Setup of run 1:
Design SimpleCPU, start of the top module:
module SimpleCPU(clk, rst, data_fromRAM, wrEn, addr_toRAM, data_toRAM, pCounter);
clock: 10.9 ns
lec_check: 0
cap_margin: 20
core_margin: 2
core_utilization: 65
cts_cluster_diameter: 334
setup_slack_margin: -0.79
slew_margin: 20
run.sh (not shown) runs the stock make flow with config.mk's settings and CLKGATE_MAP_FILE=.
As the logs show, run 1 stopped at global routing after a tool error, so it never reached the end of the flow.
Here is what was changed in the inputs of run 2 compared with run 1.
-- flow/config.mk --
<<< run 1, line 10
export CORE_UTILIZATION = 65
>>> run 2, line 10
export CORE_UTILIZATION = 66
==> comparison <==
global routing: run 2 exited with error. The effective utilization at floorplan number comes out higher for run 2 vs run 1. Run 2 against run 1: post-cts sizing count went up 6, x dimension of the die decreased about 0.75%, number of cells after detailed placement now smaller, mux cell area share after synthesis ~0 delta. Comparing run 2 with run 1, the instance area at placement came out essentially unchanged. Changes observed in run 2 relative to run 1: total die size dropped 1.5%, total setup buffers inserted after CTS dropped 12, placement-stage worst setup slack dropped 0.025 ns, area after synthesis barely changed, area share of and-or/or-and cells after synthesis barely changed.
Input changes introduced in run 3 (baseline for comparison: run 2):
-- flow/config.mk --
<<< run 2, line 10
export CORE_UTILIZATION = 66
export CTS_CLUSTER_DIAMETER = 334
export SETUP_SLACK_MARGIN = -0.79
>>> run 3, line 10
export CORE_UTILIZATION = 61
export SETUP_SLACK_MARGIN = -0.95
==> flow/constraint.sdc <==
create_clock -name core_clock -period 9.79 [get_ports {clk}]
set_input_delay 1.9580 -clock core_clock [delete_from_list [all_inputs] [get_ports {clk}]]
set_output_delay 1.9580 -clock core_clock [all_outputs]
set_load 0.01 [all_outputs]
### Flow results
- The flow for run 3 finished, though final verification flagged negative setup slack.
- [diff] half-perimeter wire length of the detailed placement result, run 3 relative to run 2: regression
- In run 3, the placeable core region came out 8.6% above the value in run 2.
- In run 3, the total number of placement rows came out about 4.4% above the value in run 2.
- Looking at worst slack at placement across both flows, run 3 is the weaker of the two, with run 2 ahead.
- Number of cells in the design after placement | run 3 above run 2
- Delta (run 3 minus run 2): die size rose by about 8%, die boundary width rose by 4.0%, total placed instance area rose by about 2.5%.
## Diff of input files: run 4 against run 3
-- flow/config.mk --
<<< run 3, line 10
export CORE_UTILIZATION = 61
export SETUP_SLACK_MARGIN = -0.95
>>> run 4, line 10
export CORE_UTILIZATION = 72
export CTS_CLUSTER_DIAMETER = 190
export CTS_CLUSTER_SIZE = 97
==> flow/constraint.sdc <==
create_clock -name core_clock -period 12.0 [get_ports {clk}]
set_input_delay 2.4000 -clock core_clock [delete_from_list [all_inputs] [get_ports {clk}]]
set_output_delay 2.4000 -clock core_clock [all_outputs]
set_load 0.01 [all_outputs]
[summary]
Stage in which a tool error killed run 4: global routing. In the tables for run 3 and run 4, placed standard-cell area reads lower with run 4. Between run 3 and run 4, the total number of H-tree levels figures differ only marginally. As far as chip area estimate from yosys synthesis goes, run 4 and run 3 are indistinguishable; the numbers are identical. Clock sink count: run 3 vs run 4 identical. Going from run 3 to run 4, the width of the chip was found to have gone down by 21 um. Die size: run 4 is under run 3. Run 3 → run 4: height of the die moved down, last weighted congestion value of the routability-driven placer moved up, area inside the core boundary moved down, post-placement worst setup slack moved up. Diff run 3 -> run 4 | number of core rows | decrease of about 8%.

Starting RTL as in the previous note.
// SimpleCPU
module SimpleCPU(clk, rst, data_fromRAM, wrEn, addr_toRAM, data_toRAM, pCounter);
==> flow/config.mk <==
export PLATFORM = sky130hd
export DESIGN_NAME = SimpleCPU
export DESIGN_NICKNAME = SimpleCPU
export VERILOG_FILES = /design/flow/design.v
export SDC_FILE = /design/flow/constraint.sdc
export NUM_CORES = 4
export LEC_CHECK = 0
export CAP_MARGIN = 20
export CORE_MARGIN = 2
export CORE_UTILIZATION = 60
export SETUP_SLACK_MARGIN = 3.2
export SLEW_MARGIN = 20
==> flow/constraint.sdc <==
create_clock -name core_clock -period 10.9 [get_ports {clk}]
set_input_delay 2.1800 -clock core_clock [delete_from_list [all_inputs] [get_ports {clk}]]
set_output_delay 2.1800 -clock core_clock [all_outputs]
set_load 0.01 [all_outputs]
The starting point stopped in 5_1_grt (GRT-0232).
Then changed:
- CORE_UTILIZATION: 60 -> 66
- SETUP_SLACK_MARGIN: 3.2 -> not set
- clock period: 10.9 -> 12.0 ns (I/O delays scaled with it)
Result:
- The changed run aborted during 5_1_grt
- die area went down by about 9%
- synthesized cell count is unchanged
- area after synthesis does not change

The RTL this note starts from:
==> flow/design.v <==
`timescale 1ns / 1ps
module SimpleCPU(clk, rst, data_fromRAM, wrEn, addr_toRAM, data_toRAM, pCounter);
parameter SIZE = 10;
input clk, rst;
input wire [31:0] data_fromRAM;
output reg wrEn;
output reg [SIZE-1:0] addr_toRAM;
output reg [31:0] data_toRAM;
output reg [SIZE-1:0] pCounter;
reg [ 3:0] opcode, opcodeNext;
reg [13:0] operand1, operand2, operand1Next, operand2Next;
reg [SIZE-1:0]   pCounterNext;
reg [31:0] num1, num2, num1Next, num2Next;
reg [ 3:0] state, stateNext;
always @(posedge clk)begin
	state    <= stateNext;
	pCounter <= pCounterNext;
	opcode   <= opcodeNext;
	operand1 <= operand1Next;
	operand2 <= operand2Next;
	num1     <= num1Next;
	num2     <= num2Next;
end
always @*begin
	stateNext    = state;
	pCounterNext = pCounter;
	opcodeNext   = opcode;
	operand1Next = operand1;
	operand2Next = operand2;
	num1Next     = num1;
	num2Next     = num2;
	addr_toRAM   = 0;
	wrEn         = 0;
	data_toRAM   = 0;
if(rst)
	begin
	stateNext    = 0;
	pCounterNext = 0;
	opcodeNext   = 0;
	operand1Next = 0;
	operand2Next = 0;
	num1Next     = 0;
	num2Next     = 0;
	addr_toRAM   = 0;
	wrEn         = 0;
	data_toRAM   = 0;
	end
else 
	case(state)                       
		0: begin											 
			pCounterNext = pCounter;
			opcodeNext   = opcode;
			operand1Next = 0;
			operand2Next = 0;
			addr_toRAM   = pCounter;
			num2Next     = 0;
			wrEn         = 0;
			data_toRAM   = 0;
			stateNext    = 1;
		end 
		1:begin                    
			pCounterNext = pCounter;
			opcodeNext   = {data_fromRAM[28], data_fromRAM[31:29]};
			operand1Next = data_fromRAM[27:14];
			operand2Next = data_fromRAM[13:0];
			addr_toRAM   = operand1Next;
			num1Next     = data_fromRAM;
			wrEn         = 0;
			data_toRAM   = 0;
			if( {data_fromRAM[28], data_fromRAM[31:29]} == 4'b0101 ) 	begin
				stateNext = 5;
				addr_toRAM = data_fromRAM[13:0];
				num1Next = operand1;
			end
			else if( {data_fromRAM[28], data_fromRAM[31:29]} == 4'b1101 ) 	begin
				stateNext = 6;
				addr_toRAM = data_fromRAM[27:14];
				num1Next = operand1;
			end
			else if(data_fromRAM[28] == 0 )  
				stateNext = 2;  
			else 
				stateNext = 3;
		end
		2: begin          
			pCounterNext = pCounter;
			opcodeNext   = opcode;
			operand1Next = operand1;
			operand2Next = operand2;
			addr_toRAM   = operand2;
			num1Next     = data_fromRAM;
			wrEn         = 0;
			data_toRAM   = operand2;
			stateNext = 3;
		end
		3: begin            
			pCounterNext = pCounter + 1;
			opcodeNext = opcode;
			operand1Next = operand1;
			operand2Next = operand2;
			addr_toRAM = operand1;
			num1Next = num1;
			wrEn = 1;
			stateNext = 0;
			case(opcode)                       
				4'b0000: data_toRAM = num1Next + data_fromRAM;  
				4'b1000: data_toRAM = data_fromRAM + operand2;  
				4'b0001: data_toRAM = ~(num1Next & data_fromRAM);  
				4'b1001: data_toRAM = ~(data_fromRAM & operand2);  
				4'b0010: begin 
					if(data_fromRAM < 32)
						data_toRAM = num1 >> data_fromRAM; 
					else
						data_toRAM = num1 << (data_fromRAM - 32); 
				end
				4'b1010: begin 
					if(operand2 < 32)
						data_toRAM = data_fromRAM >> operand2; 
					else
						data_toRAM = data_fromRAM << (operand2 - 32); 
				end
				4'b0011: data_toRAM = num1Next < data_fromRAM;  
				4'b1011: data_toRAM = data_fromRAM < operand2;  
				4'b0100: data_toRAM = data_fromRAM;  
				4'b1100: data_toRAM = operand2;  
				4'b0101: begin 
					data_toRAM = data_fromRAM;
					addr_toRAM = operand1;
					wrEn = 1;
				end
				4'b1101: begin  
					num2Next = data_fromRAM;
					addr_toRAM = num2;
					data_toRAM = data_fromRAM;
					wrEn = 1;
				end
				4'b0110: begin  
					if(data_fromRAM == 0)
						pCounterNext = num1;
					else
						pCounterNext = pCounter + 1;
					wrEn = 0;
				end
				4'b1110: begin
					pCounterNext = data_fromRAM + operand2;  
					wrEn = 0;
				end
				4'b0111: data_toRAM = num1Next * data_fromRAM;  
				4'b1111: data_toRAM = data_fromRAM * operand2;  
			endcase 
		end
		4:begin                    
			pCounterNext = pCounter + 1;
			opcodeNext   = 4'b0100;
			operand1Next = operand1;
			operand2Next = operand2;
			data_toRAM	 = num2;
			wrEn         = 1; 
			stateNext 	 = 0; 
			if(opcode == 4'b0101)
				addr_toRAM   = operand1;
			else if (opcode == 4'b1101)
				addr_toRAM   = num1 ;
		end
		5: begin      
			pCounterNext = pCounter;
			opcodeNext   = opcode;
			operand1Next = operand1;
			operand2Next = operand2;
			addr_toRAM   = data_fromRAM;
			num1Next     = data_fromRAM;
			wrEn         = 0;
			data_toRAM   = operand2;
			stateNext = 3;
		end
		6: begin      
			pCounterNext = pCounter;
			opcodeNext   = opcode;
			operand1Next = operand1;
			operand2Next = operand2;
			addr_toRAM   = data_fromRAM;
			num1Next     = data_fromRAM;
			num2Next     = data_fromRAM;
			wrEn         = 0;
			data_toRAM   = operand2;
			stateNext = 2;
		end
		default: begin
			stateNext    = 0;
			pCounterNext = 0;
			opcodeNext   = 0;
			operand1Next = 0;
			operand2Next = 0;
			num1Next     = 0;
			num2Next     = 0;
			addr_toRAM   = 0;
			wrEn         = 0;
			data_toRAM   = 0;
		end
	endcase
end
endmodule
clock: 8.92 ns
lec_check: 0
cap_margin: 5
core_margin: 2
core_utilization: 54
gpl_routability_driven: 1
setup_slack_margin: 0.36
slew_margin: 30
tns_end_percent: 30
The starting point completed, yet does not pass: negative setup slack.
Edit:
- CAP_MARGIN: 5 -> 20
- CORE_UTILIZATION: 54 -> 40
- GPL_ROUTABILITY_DRIVEN: 1 -> unset
- SETUP_SLACK_MARGIN: 0.36 -> unset
- SLEW_MARGIN: 30 -> 20
- TNS_END_PERCENT: 30 -> unset
- clock period: 8.92 -> 14.0 ns (I/O delays scaled with it)
This time the run went through all stages and came out clean; clock power decreases by about 32%; hold slack got worse by 0.0059 ns; routed wire length rose by 3.3%; final area decreases by 13%.
Edit:
- ABC_AREA: unset -> 1
- CTS_CLUSTER_DIAMETER: unset -> 196
- HOLD_SLACK_MARGIN: unset -> 0.3
- The changed run passed the timing, DRC and antenna checks
- setup slack gets better by 0.24 ns
- global-route usage came out lower by 6.4 points
- power rose by about a fifth
- first-iteration DRC count came out lower slightly
- fmax climbs slightly
- sequential power is higher by roughly a tenth
- final cell count climbs by about a fifth
- synthesized area rose by a few percent
- count of clock-buffer cells in the layout drops by 1
- cell area grows slightly
- clock skew went up by 0.014 ns
Edit:
- ABC_AREA: 1 -> unset
- CAP_MARGIN: 20 -> 30
- CELL_PAD_IN_SITES_DETAIL_PLACEMENT: unset -> 1
- CORE_ASPECT_RATIO: unset -> 0.95
- CTS_CLUSTER_DIAMETER: 196 -> 325
- CTS_CLUSTER_SIZE: unset -> 93
- GPL_ROUTABILITY_DRIVEN: unset -> 0
- HOLD_SLACK_MARGIN: 0.3 -> unset
- MAX_ROUTING_LAYER: unset -> met4
- MIN_ROUTING_LAYER: unset -> met2
- PLACE_DENSITY: unset -> 0.9
With this change the flow failed in global routing (5_1_grt).
Area after synthesis went down by a few percent.
Die size went down by a few percent.
Synthesized cell count went down by about a fifth.
Power and IR drop assume default switching activity.
